## lcd_top
module lcd_top(
  input clk,
  input rst,
  input PS2_CLK,
  input PS2_DATA,
  output [7:4] DB,
  output LCD_E,
  output LCD_RS,
  output LCD_RW,
  output [7:0] LED
  );
  wire busy;
  wire cmd;
  wire en;
  wire [7:0] data;
  snaptest LD1 (
    .clk(clk),
    .rst(rst),
    .busy(busy),
	 .PS2_CLK(PS2_CLK),
	 .PS2_DATA(PS2_DATA),
    .cmd(cmd),
    .en(en),
    .data(data),
	 .LED(LED)
    );
  lcd_controller LC1 (
    .clk(clk),
    .rst(rst),
    .en(en),
    .cmd(cmd),
    .data(data),
    .DB(DB),
    .LCD_E(LCD_E),
    .LCD_RS(LCD_RS),
    .LCD_RW(LCD_RW),
    .busy(busy)
    );
endmodule
Size: about 1,900 cells after synthesis, roughly 540 flip-flops, about 19 I/O pins.
Settings: LEC_CHECK=0, ABC_AREA=0, CAP_MARGIN=20, CELL_PAD_IN_SITES_GLOBAL_PLACEMENT=2, CORE_ASPECT_RATIO=1.7, CORE_MARGIN=10, CORE_UTILIZATION=58, CTS_CLUSTER_DIAMETER=329, GPL_TIMING_DRIVEN=1, HOLD_SLACK_MARGIN=0.13, MAX_ROUTING_LAYER=met5, PLACE_DENSITY_LB_ADDON=0.03, SETUP_SLACK_MARGIN=4.47, SLEW_MARGIN=20, TNS_END_PERCENT=15; clock period 19.1 ns.
run.sh (not shown) runs the stock make flow with config.mk's settings and CLKGATE_MAP_FILE=.
Rerun with:
ABC_AREA = default   (was 0)
CELL_PAD_IN_SITES_GLOBAL_PLACEMENT = default   (was 2)
CORE_ASPECT_RATIO = default   (was 1.7)
CORE_MARGIN = 2   (was 10)
CORE_UTILIZATION = 45   (was 58)
CTS_CLUSTER_DIAMETER = default   (was 329)
GPL_TIMING_DRIVEN = default   (was 1)
HOLD_SLACK_MARGIN = default   (was 0.13)
MAX_ROUTING_LAYER = default   (was met5)
PLACE_DENSITY_LB_ADDON = default   (was 0.03)
SETUP_SLACK_MARGIN = default   (was 4.47)
TNS_END_PERCENT = default   (was 15)
clock period = 14.7 ns   (was 19.1 ns; I/O delays follow)
After rerunning: Count of clock-buffer cells in the layout drops by 1. Combinational power went up by 29%. Via count went down by 0.77%. Setup slack loses 0.76 ns. Global-route usage drops by 2.9 points. Power climbs by 36%. Clock power went up by 44%.
Rerun with:
CORE_UTILIZATION = 66   (was 45)
MAX_ROUTING_LAYER = met4   (was default)
SETUP_SLACK_MARGIN = 3.1   (was default)
clock period = 12.3 ns   (was 14.7 ns; I/O delays follow)
Effect:
- The new run finished with timing, DRC and antenna clean
- cell area is lower by 1.5%
- flip-flop count stays the same
- total power is higher by about 15%
- register-to-register slack loses 0.54 ns
- setup slack loses 0.49 ns
- count of clock-buffer cells in the layout is higher by 1
- worst hold slack barely changes
- non-clock buffer count is higher by 3
- routed wire length is higher by about 8%
- sequential power is higher by 19%
Rerun with:
CORE_UTILIZATION = 70   (was 66)
MAX_ROUTING_LAYER = default   (was met4)
PLACE_DENSITY_LB_ADDON = 0.01   (was default)
SETUP_SLACK_MARGIN = 2.35   (was 3.1)
clock period = 8.19 ns   (was 12.3 ns; I/O delays follow)
=> Cell area came out higher by 9.9%; worst hold slack is about the same; via count came out higher by 23%; routed wire length came out higher by 54%; clock power came out higher by 64%; synthesized cell count stays the same; count of clock-buffer cells in the layout came out lower by 5; global-route usage came out higher by 12 points; power came out higher by 57%; non-clock buffer count came out higher by 141.

---

== job 2792 ==
lcd_top again, from the RTL that the note above started with.
clock: 20.0 ns
lec_check: 0
abc_area: 1
cap_margin: 30
cell_pad_in_sites_detail_placement: 1
cell_pad_in_sites_global_placement: 3
core_aspect_ratio: 0.99
core_margin: 2
core_utilization: 62
cts_cluster_diameter: 116
cts_cluster_size: 16
gpl_routability_driven: 0
gpl_timing_driven: 1
hold_slack_margin: 0.09
max_routing_layer: met4
min_routing_layer: met2
place_density_lb_addon: 0.08
setup_slack_margin: 3.59
slew_margin: 0
tns_end_percent: 45
In the summary table, job 2792 is marked failed, with error FLW-0024 raised in global placement without I/O.
Here is what was changed in the inputs of job 2281 compared with job 2792.
==> flow/config.mk <==
export PLATFORM = sky130hd
export DESIGN_NAME = lcd_top
export DESIGN_NICKNAME = lcd_top
export VERILOG_FILES = /design/flow/design.v
export SDC_FILE = /design/flow/constraint.sdc
export NUM_CORES = 4
export LEC_CHECK = 0
export ABC_AREA = 1
export CAP_MARGIN = 20
export CORE_ASPECT_RATIO = 0.65
export CORE_MARGIN = 2
export CORE_UTILIZATION = 40
export MAX_ROUTING_LAYER = met4
export PLACE_DENSITY_LB_ADDON = 0.17
export SLEW_MARGIN = 25
export TNS_END_PERCENT = 65
Notes after the runs:
Synthesized cell count came out exactly the same in job 2281 and job 2792. The final layout from job 2281, which completed every stage, passed the timing, design-rule and antenna checks at the end of the flow. Compared with job 2792, in job 2281 die width went up 53%, initial core utilization went down 22 points, vertical extent of the die went up 0.86%. On simple logic cell fraction of the synthesized area, job 2281 and job 2792 are neck and neck. The die size number comes out lower for job 2792 vs job 2281.
Modified inputs, job 7556 compared to job 2281
==> flow/config.mk <==
export PLATFORM = sky130hd
export DESIGN_NAME = lcd_top
export DESIGN_NICKNAME = lcd_top
export VERILOG_FILES = /design/flow/design.v
export SDC_FILE = /design/flow/constraint.sdc
export NUM_CORES = 4
export LEC_CHECK = 0
export ABC_AREA = 1
export CAP_MARGIN = 30
export CORE_ASPECT_RATIO = 0.99
export CORE_MARGIN = 2
export CORE_UTILIZATION = 62
export CTS_CLUSTER_DIAMETER = 116
export CTS_CLUSTER_SIZE = 16
export GPL_ROUTABILITY_DRIVEN = 0
export GPL_TIMING_DRIVEN = 0
export MAX_ROUTING_LAYER = met4
export PLACE_DENSITY_LB_ADDON = 0.08
export SLEW_MARGIN = 20
export TNS_END_PERCENT = 45
## What came out
What job 7556 reported for wire length on met1 has to be multiplied by 1.3 to get the figure for job 2281. sky130_fd_sc_hd__clkinvlp_4 as the critical path's slowest cell was reported by job 2281, and sky130_fd_sc_hd__clkdlybuf4s50_1 by job 7556. [compare] base=job 2281 new=job 7556: worst endpoint required time went up, worst setup slack picked up an extra 480 ps. Die extent in y, job 2281 and job 7556: lower on job 7556. Compared with job 2281, in job 7556 post-layout total power shrank by 12%, largest vdd supply drop shrank by about 5%, clock buffer instance count of the final layout shrank by 5.4%, number of non-filler instances in the completed layout shrank by 249.
> inputs changed (job 7556 -> job 1660)
diff --git a/flow/config.mk b/flow/config.mk
--- a/flow/config.mk
+++ b/flow/config.mk
@@ -12,9 +12,7 @@
 export CORE_UTILIZATION = 62
 export CTS_CLUSTER_DIAMETER = 116
-export CTS_CLUSTER_SIZE = 16
+export CTS_CLUSTER_SIZE = 27
 export GPL_ROUTABILITY_DRIVEN = 0
 export GPL_TIMING_DRIVEN = 0
-export MAX_ROUTING_LAYER = met4
-export PLACE_DENSITY_LB_ADDON = 0.08
 export SLEW_MARGIN = 20
 export TNS_END_PERCENT = 45
--- outcome ---
- Job 1660 completed every stage of the flow, and the final layout passed the timing, design-rule and antenna checks.
- Job 1660: worst setup slack is 370 ps lower than what job 7556 reported.
- Job 1660 against job 7556: flip-flop and latch share of the layout cell area went up 0.86 points, static leakage went down about 2%, total power went down 180 µW, non-clock buffer count went down 1.5%, number of non-filler instances in the completed layout went down about 0.8%.
- Summary — overall routing resource usage, job 1660 relative to job 7556: lower, by 0.59 points.
- Final cell area: job 1660 below job 7556
Power is estimated from default activity; no workload was simulated.
